==> flow/design.v (excerpt) <==
module fft16 (
    input  wire              clk,
    input  wire              rst_n,
    input  wire              start,
    input  wire signed [8:0] din_i,
    input  wire signed [8:0] din_q,
    output wire              ready,
    output wire              dout_valid,
    output wire signed [8:0] dout_i,
    output wire signed [8:0] dout_q
);
export LEC_CHECK = 0
export CAP_MARGIN = 35
export CORE_ASPECT_RATIO = 1.08
export CORE_MARGIN = 2
export CORE_UTILIZATION = 40
export SLEW_MARGIN = 20
create_clock -name core_clock -period 10.0 [get_ports {clk}]
run.sh (not shown) runs the stock make flow with config.mk's settings and CLKGATE_MAP_FILE=.
The first run finished clean.
Then changed:
- CAP_MARGIN: 35 -> 20
- CORE_ASPECT_RATIO: 1.08 -> default
- CORE_UTILIZATION: 40 -> 56
- clock period: 10.0 -> 9.91 ns (I/O delays scaled with it)
First-iteration DRC count went up by 24%.
Worst hold slack barely changes.
Via count stays flat.
Global-route usage went up by 9.8 points.
Cell area went down by 0.66%.
Wire length went up by 1.5%.
Then changed:
- CORE_UTILIZATION: 56 -> 64
- clock period: 9.91 -> 11.1 ns (I/O delays scaled with it)
Result: Final area fell by 9.3%. Via count shrinks by about 4.6%. Hold slack degrades by 0.016 ns. Cell count went down by about 10%. Utilization went up by 2.4 points.


run A:
fft16 again, from the RTL that the note above started with.
Design fft16, start of the top module:
module fft16 (
    input  wire              clk,
    input  wire              rst_n,
    input  wire              start,
    input  wire signed [8:0] din_i,
    input  wire signed [8:0] din_q,
    output wire              ready,
    output wire              dout_valid,
    output wire signed [8:0] dout_i,
    output wire signed [8:0] dout_q
);
wire signed [8:0] fifo1_dout_i, fifo1_dout_q, fifo2_dout_i, fifo2_dout_q;
fft #(.SAMPLE_WORD_LENGTH(9), .SAMPLE_INT_LENGTH(0), .SAMPLE_FLOAT_LENGTH(8), .FIFO_DEPTH(16)) u_fft (
    .fifo1_dout_i (fifo1_dout_i),
    .fifo1_dout_q (fifo1_dout_q),
    .fifo2_dout_i (fifo2_dout_i),
    .fifo2_dout_q (fifo2_dout_q),
    .din_i        (din_i),
    .din_q        (din_q),
    .strt_pulse   (start),
    .valid_in     (1'b1),
    .rst          (rst_n),
    .clk          (clk),
    .idle         (ready),
    .res_valid    (dout_valid),
    .res_i        (dout_i),
    .res_q        (dout_q)
);
endmodule
clock: 7.16 ns
lec_check: 0
cap_margin: 20
core_margin: 2
core_utilization: 72
cts_cluster_diameter: 132
setup_slack_margin: 1.04
slew_margin: 20
[flow] run A | stages: complete | final checks: fail | reason: negative setup slack
--- input diff run A..run B ---
Settings: swapping 72 for 62 in CORE_UTILIZATION; clearing SETUP_SLACK_MARGIN, which used to be 1.04; clearing CTS_CLUSTER_DIAMETER, which used to be 132; swapping 7.16 for 9.88 in the clock period (ns, I/O delays scaled along).
Results
[run A] flow finished | final checks: failed | reasons: negative setup slack. To summarise run B: no stage aborted, but the layout did not pass its checks, failing on negative setup slack. Relative to run A, clock period minus final worst setup slack has decreased by 1090 ps in run B. Total negative setup slack for run B: 117780 ps up relative to run A. Comparing the two runs side by side, run B comes out ahead of run A on via count.
The following lists how run C was set up differently from run B:
Settings: CORE_UTILIZATION changed from 62 to 40; the clock period (ns, I/O delays scaled along) changed from 9.88 to 10.0.
### Flow results
Run C finished every step from synthesis to the final layout, and the layout passed the timing, design-rule and antenna checks. To summarise run B: no stage aborted, but the layout did not pass its checks, failing on negative setup slack. Between run B and run C, the core utilization of the finished layout is lower for run C. In the flow results for run B and run C, the first-pass GRT wire length is larger on run C. Compared with run B, in run C design area picked up an extra 0.98%. Length of routed met2 wiring, run B and run C, lower one = run B. Run C vs run B: die height up. Run B → run C: initial detailed-routing violation count decreased by 2.5% relative to the old numbers; worst path required time went up 140 ps; number of nets at floorplan held steady. Run B -> run C: final number of hold-violating endpoints delta 0, exact match. Between run B and run C, the clock buffer count in the final layout is higher for run C.


== raven ==
fft16 again, from the RTL that the note above started with.
export LEC_CHECK = 0
export ABC_AREA = 1
export CAP_MARGIN = 35
export CELL_PAD_IN_SITES_DETAIL_PLACEMENT = 1
export CELL_PAD_IN_SITES_GLOBAL_PLACEMENT = 2
export CORE_MARGIN = 4
export CORE_UTILIZATION = 33
export CTS_CLUSTER_SIZE = 91
export GPL_ROUTABILITY_DRIVEN = 1
export GPL_TIMING_DRIVEN = 0
export MIN_ROUTING_LAYER = met1
export SETUP_SLACK_MARGIN = 0.78
export SLEW_MARGIN = 15
export TNS_END_PERCENT = 20
create_clock -name core_clock -period 9.21 [get_ports {clk}]
raven: complete, dirty (setup timing)
Changes in tundra relative to raven:
- a deleted GPL_ROUTABILITY_DRIVEN that had been 1
- a change of CAP_MARGIN from 35 to 20
- a deleted GPL_TIMING_DRIVEN that had been 0
- a deleted CELL_PAD_IN_SITES_GLOBAL_PLACEMENT that had been 2
- a deleted CELL_PAD_IN_SITES_DETAIL_PLACEMENT that had been 1
- a deleted SETUP_SLACK_MARGIN that had been 0.78
- a deleted ABC_AREA that had been 1
- a change of CORE_UTILIZATION from 33 to 46
- a deleted TNS_END_PERCENT that had been 20
- a deleted MIN_ROUTING_LAYER that had been met1
- a change of CORE_MARGIN from 4 to 2
- a change of the clock period (ns, I/O delays scaled along) from 9.21 to 10.0
==> comparison <==
tundra: full flow OK, the timing, design-rule and antenna checks passed. The layout from raven, despite a flow that completed every stage, fails the layout checks, with the failing checks listed as setup timing. When tundra is set beside raven, its sequential cell area fraction in the yosys report turns out to be 1.3 points larger. Delta (tundra minus raven): period utilization fell by 9.4 points; required time at the endpoint of the critical path +770 ps; number of clock buffer instances in the layout moved down. Global-route wire length before repair ends up lower on tundra.


fft16 again, from the RTL that the note above started with.
## fft16
module fft16 (
    input  wire              clk,
    input  wire              rst_n,
    input  wire              start,
    input  wire signed [8:0] din_i,
    input  wire signed [8:0] din_q,
    output wire              ready,
    output wire              dout_valid,
    output wire signed [8:0] dout_i,
    output wire signed [8:0] dout_q
);
==> flow/config.mk <==
export PLATFORM = sky130hd
export DESIGN_NAME = fft16
export DESIGN_NICKNAME = fft16
export VERILOG_FILES = /design/flow/design.v
export SDC_FILE = /design/flow/constraint.sdc
export NUM_CORES = 4
export LEC_CHECK = 0
export ABC_AREA = 1
export CAP_MARGIN = 20
export CORE_MARGIN = 2
export CORE_UTILIZATION = 71
export PLACE_DENSITY_LB_ADDON = 0.06
export SETUP_SLACK_MARGIN = 2.5
export SLEW_MARGIN = 20
==> flow/constraint.sdc <==
create_clock -name core_clock -period 8.43 [get_ports {clk}]
set_input_delay 1.6860 -clock core_clock [delete_from_list [all_inputs] [get_ports {clk}]]
set_output_delay 1.6860 -clock core_clock [all_outputs]
set_load 0.01 [all_outputs]
The baseline stopped in global routing.
Change:
==> flow/config.mk (replaced) <==
export PLATFORM = sky130hd
export DESIGN_NAME = fft16
export DESIGN_NICKNAME = fft16
export VERILOG_FILES = /design/flow/design.v
export SDC_FILE = /design/flow/constraint.sdc
export NUM_CORES = 4
export LEC_CHECK = 0
export CAP_MARGIN = 20
export CORE_MARGIN = 2
export CORE_UTILIZATION = 70
export SLEW_MARGIN = 20
==> flow/constraint.sdc (replaced) <==
create_clock -name core_clock -period 7.16 [get_ports {clk}]
set_input_delay 1.4320 -clock core_clock [delete_from_list [all_inputs] [get_ports {clk}]]
set_output_delay 1.4320 -clock core_clock [all_outputs]
set_load 0.01 [all_outputs]
=> This time the run did not get past clock tree synthesis (DPL-0033); synthesized area came out lower by 3.1%; synthesized cell count decreases by 18%; die area shrinks by 1.7%.


wip/raven:
Starting RTL as in the previous note.
// fft16
module fft16 (
    input  wire              clk,
    input  wire              rst_n,
    input  wire              start,
    input  wire signed [8:0] din_i,
    input  wire signed [8:0] din_q,
    output wire              ready,
    output wire              dout_valid,
    output wire signed [8:0] dout_i,
    output wire signed [8:0] dout_q
);
wire signed [8:0] fifo1_dout_i, fifo1_dout_q, fifo2_dout_i, fifo2_dout_q;
fft #(.SAMPLE_WORD_LENGTH(9), .SAMPLE_INT_LENGTH(0), .SAMPLE_FLOAT_LENGTH(8), .FIFO_DEPTH(16)) u_fft (
    .fifo1_dout_i (fifo1_dout_i),
    .fifo1_dout_q (fifo1_dout_q),
    .fifo2_dout_i (fifo2_dout_i),
    .fifo2_dout_q (fifo2_dout_q),
    .din_i        (din_i),
    .din_q        (din_q),
    .strt_pulse   (start),
    .valid_in     (1'b1),
    .rst          (rst_n),
    .clk          (clk),
    .idle         (ready),
    .res_valid    (dout_valid),
    .res_i        (dout_i),
    .res_q        (dout_q)
);
endmodule
clock: 8.43 ns
lec_check: 0
abc_area: 1
cap_margin: 20
core_margin: 2
core_utilization: 71
cts_cluster_size: 72
place_density_lb_addon: 0.06
setup_slack_margin: -0.82
slew_margin: 20
From the logs: wip/raven reached the end of the flow and failed the layout checks with setup timing.
diff inputs: wip/raven => wip/quartz
- TNS_END_PERCENT: unset -> 30
- CORE_UTILIZATION: 71 -> 68
- CTS_CLUSTER_SIZE: 72 -> unset
- ABC_AREA: 1 -> unset
- PLACE_DENSITY_LB_ADDON: 0.06 -> unset
- SETUP_SLACK_MARGIN: -0.82 -> unset
- the clock period (ns, I/O delays scaled along): 8.43 -> 8.53
==> comparison <==
- Not one of wip/quartz and wip/raven finished clean.
- In wip/raven the implementation ran to completion but is not tape-out ready, as the final checks report setup timing.
- Relative to wip/raven, critical path depth in cells has gone down in wip/quartz.
- In the tables for wip/quartz and wip/raven, number of unique standard cell types used by synthesis reads higher with wip/quartz.
- Comparing wip/quartz and wip/raven, the higher clock buffer count in the final layout is on wip/quartz.
- Comparing wip/quartz and wip/raven, count of mapped cells out of synthesis is higher on wip/raven.
- In the flow results for wip/quartz and wip/raven, the area share of buffers outside the clock network is larger on wip/raven.
- Diff wip/raven -> wip/quartz: design area dropped about 6%, largest net degree at the start of global routing climbed 6.
- Multi-input combinational cell count sits lower in wip/quartz than in wip/raven.
- wip/quartz improves on wip/raven in area after synthesis.
The inputs of wip/indigo differ from those of wip/quartz as listed below.
- TNS_END_PERCENT removed (was 30)
- SETUP_SLACK_MARGIN newly set to -0.85
- CORE_UTILIZATION changed from 68 to 40
- the clock period (ns, I/O delays scaled along) changed from 8.53 to 9.91
### Flow results
wip/indigo had finished all stages when the layout checks came back failing, citing setup timing.
u_fft.radix2_U0.out1_i_reg[4] as the worst setup path endpoint was reported by wip/quartz, and u_fft.radix2_U0.out2_q_reg[7] by wip/indigo.
Compared with wip/quartz, in wip/indigo fmax fell about 5%, worst relative slew slack rose 5.5 points.
Comparing wip/indigo and wip/quartz, clock skew is higher on wip/quartz.


fft16 again, from the RTL that the note above started with.
## fft16
module fft16 (
    input  wire              clk,
    input  wire              rst_n,
    input  wire              start,
    input  wire signed [8:0] din_i,
    input  wire signed [8:0] din_q,
    output wire              ready,
    output wire              dout_valid,
    output wire signed [8:0] dout_i,
    output wire signed [8:0] dout_q
);
make LEC_CHECK=0 ABC_AREA=1 CAP_MARGIN=20 CORE_MARGIN=2 CORE_UTILIZATION=72 CTS_CLUSTER_DIAMETER=127 PLACE_DENSITY=0.66 SLEW_MARGIN=5 finish   # period 9.2 ns
The first run reached the layout checks and failed them: setup timing.
Next try:
--- a/flow/config.mk
+++ b/flow/config.mk
@@ -8 +8 @@
-export ABC_AREA = 1
+export ABC_AREA = 0
@@ -9,0 +10 @@
+export CELL_PAD_IN_SITES_DETAIL_PLACEMENT = 0
@@ -12,3 +13,5 @@
-export CTS_CLUSTER_DIAMETER = 127
-export PLACE_DENSITY = 0.66
-export SLEW_MARGIN = 5
+export CTS_CLUSTER_DIAMETER = 283
+export GPL_ROUTABILITY_DRIVEN = 1
+export PLACE_DENSITY_LB_ADDON = 0.12
+export SETUP_SLACK_MARGIN = 2.59
+export SLEW_MARGIN = 20
Result: Now the flow ran to the end with violations: capacitance limit, slew limit, setup timing. Cell area came out lower by 3.3%. Core utilization drops by 0.62 points. Global-route usage increases by 1.1 points. Worst setup slack gets worse by 0.57 ns. Clock skew is higher by 0.010 ns. Flip-flop count does not change. Register-to-register slack loses 0.57 ns. Wire length climbs by 2.3%. Cell count falls by 15%.
Next try:
--- a/flow/config.mk
+++ b/flow/config.mk
@@ -8 +7,0 @@
-export ABC_AREA = 0
@@ -10 +8,0 @@
-export CELL_PAD_IN_SITES_DETAIL_PLACEMENT = 0
@@ -13,4 +11 @@
-export CTS_CLUSTER_DIAMETER = 283
-export GPL_ROUTABILITY_DRIVEN = 1
-export PLACE_DENSITY_LB_ADDON = 0.12
-export SETUP_SLACK_MARGIN = 2.59
+export SETUP_SLACK_MARGIN = -0.58
==> flow/constraint.sdc (replaced) <==
create_clock -name core_clock -period 6.0 [get_ports {clk}]
set_input_delay 1.2000 -clock core_clock [delete_from_list [all_inputs] [get_ports {clk}]]
set_output_delay 1.2000 -clock core_clock [all_outputs]
set_load 0.01 [all_outputs]
The new run ended with an error in 5_1_grt (DPL-0033).
Synthesized cell count does not change.
Area after synthesis is unchanged.
Die area does not change.
Next try:
--- a/flow/config.mk
+++ b/flow/config.mk
@@ -10 +10 @@
-export CORE_UTILIZATION = 72
+export CORE_UTILIZATION = 70
==> flow/constraint.sdc (replaced) <==
create_clock -name core_clock -period 5.88 [get_ports {clk}]
set_input_delay 1.1760 -clock core_clock [delete_from_list [all_inputs] [get_ports {clk}]]
set_output_delay 1.1760 -clock core_clock [all_outputs]
set_load 0.01 [all_outputs]
=> The new run produced a layout that fails on setup timing. Die area goes up by a few percent. Synthesized area is unchanged. Synthesized cell count is unchanged.
Next try:
--- a/flow/config.mk
+++ b/flow/config.mk
@@ -10,0 +11 @@
+export CTS_CLUSTER_DIAMETER = 378
==> flow/constraint.sdc (replaced) <==
create_clock -name core_clock -period 5.86 [get_ports {clk}]
set_input_delay 1.1720 -clock core_clock [delete_from_list [all_inputs] [get_ports {clk}]]
set_output_delay 1.1720 -clock core_clock [all_outputs]
set_load 0.01 [all_outputs]
=>
- This time the run completed, yet does not pass: capacitance limit, slew limit, setup timing
- setup slack gets better by 0.045 ns
- wire length increases by 1.4%
- design area increases by 0.96%
- critical path depth decreases by 1
- via count increases by 0.72%
- utilization increases by 0.85 points


fft16 again, from the RTL that the note above started with.
Settings: LEC_CHECK=0, CAP_MARGIN=20, CORE_MARGIN=2, CORE_UTILIZATION=64, SETUP_SLACK_MARGIN=1.52, SLEW_MARGIN=20; clock period 5.52 ns.
The first run finished but fails on negative setup slack.
Change:
CORE_UTILIZATION = 30   (was 64)
SETUP_SLACK_MARGIN = unset   (was 1.52)
clock period = 14.4 ns   (was 5.52 ns; I/O delays follow)
What happened:
- Now the flow went through all stages and came out clean
- setup slack improved by 6.1 ns
- via count decreases by about 13%
- wire length decreases by about 6%
- cell count increases by 5.2%
- core utilization decreases by 49 points
- count of clock-buffer cells in the layout increases by 1
- cell area decreases by about 12%
Change:
CORE_UTILIZATION = 66   (was 30)
CTS_CLUSTER_DIAMETER = 127   (was unset)
clock period = 8.76 ns   (was 14.4 ns; I/O delays follow)
Effect: The changed run finished with negative setup slack left; hold slack is about the same; sequential share of layout area falls by 3.9 points; wire length rises by a few percent; final area rises by roughly a tenth; fmax rises by a quarter to a third; utilization rises by 50 points; worst setup slack loses 3.2 ns; die area falls by well over a third; final cell count falls by a few percent.
Change:
CORE_UTILIZATION = 72   (was 66)
CTS_CLUSTER_DIAMETER = unset   (was 127)
CTS_CLUSTER_SIZE = 47   (was unset)
clock period = 9.58 ns   (was 8.76 ns; I/O delays follow)
Result: The new run finished but fails on negative setup slack; routed wire length grows by 13%; worst hold slack got worse by 0.011 ns; cell area fell by about 2%; worst setup slack is better by 0.54 ns; flip-flop count is unchanged; global-route usage goes up by 6.6 points; utilization came out higher by 5.4 points; final cell count falls by 3.9%; synthesized area stays the same.
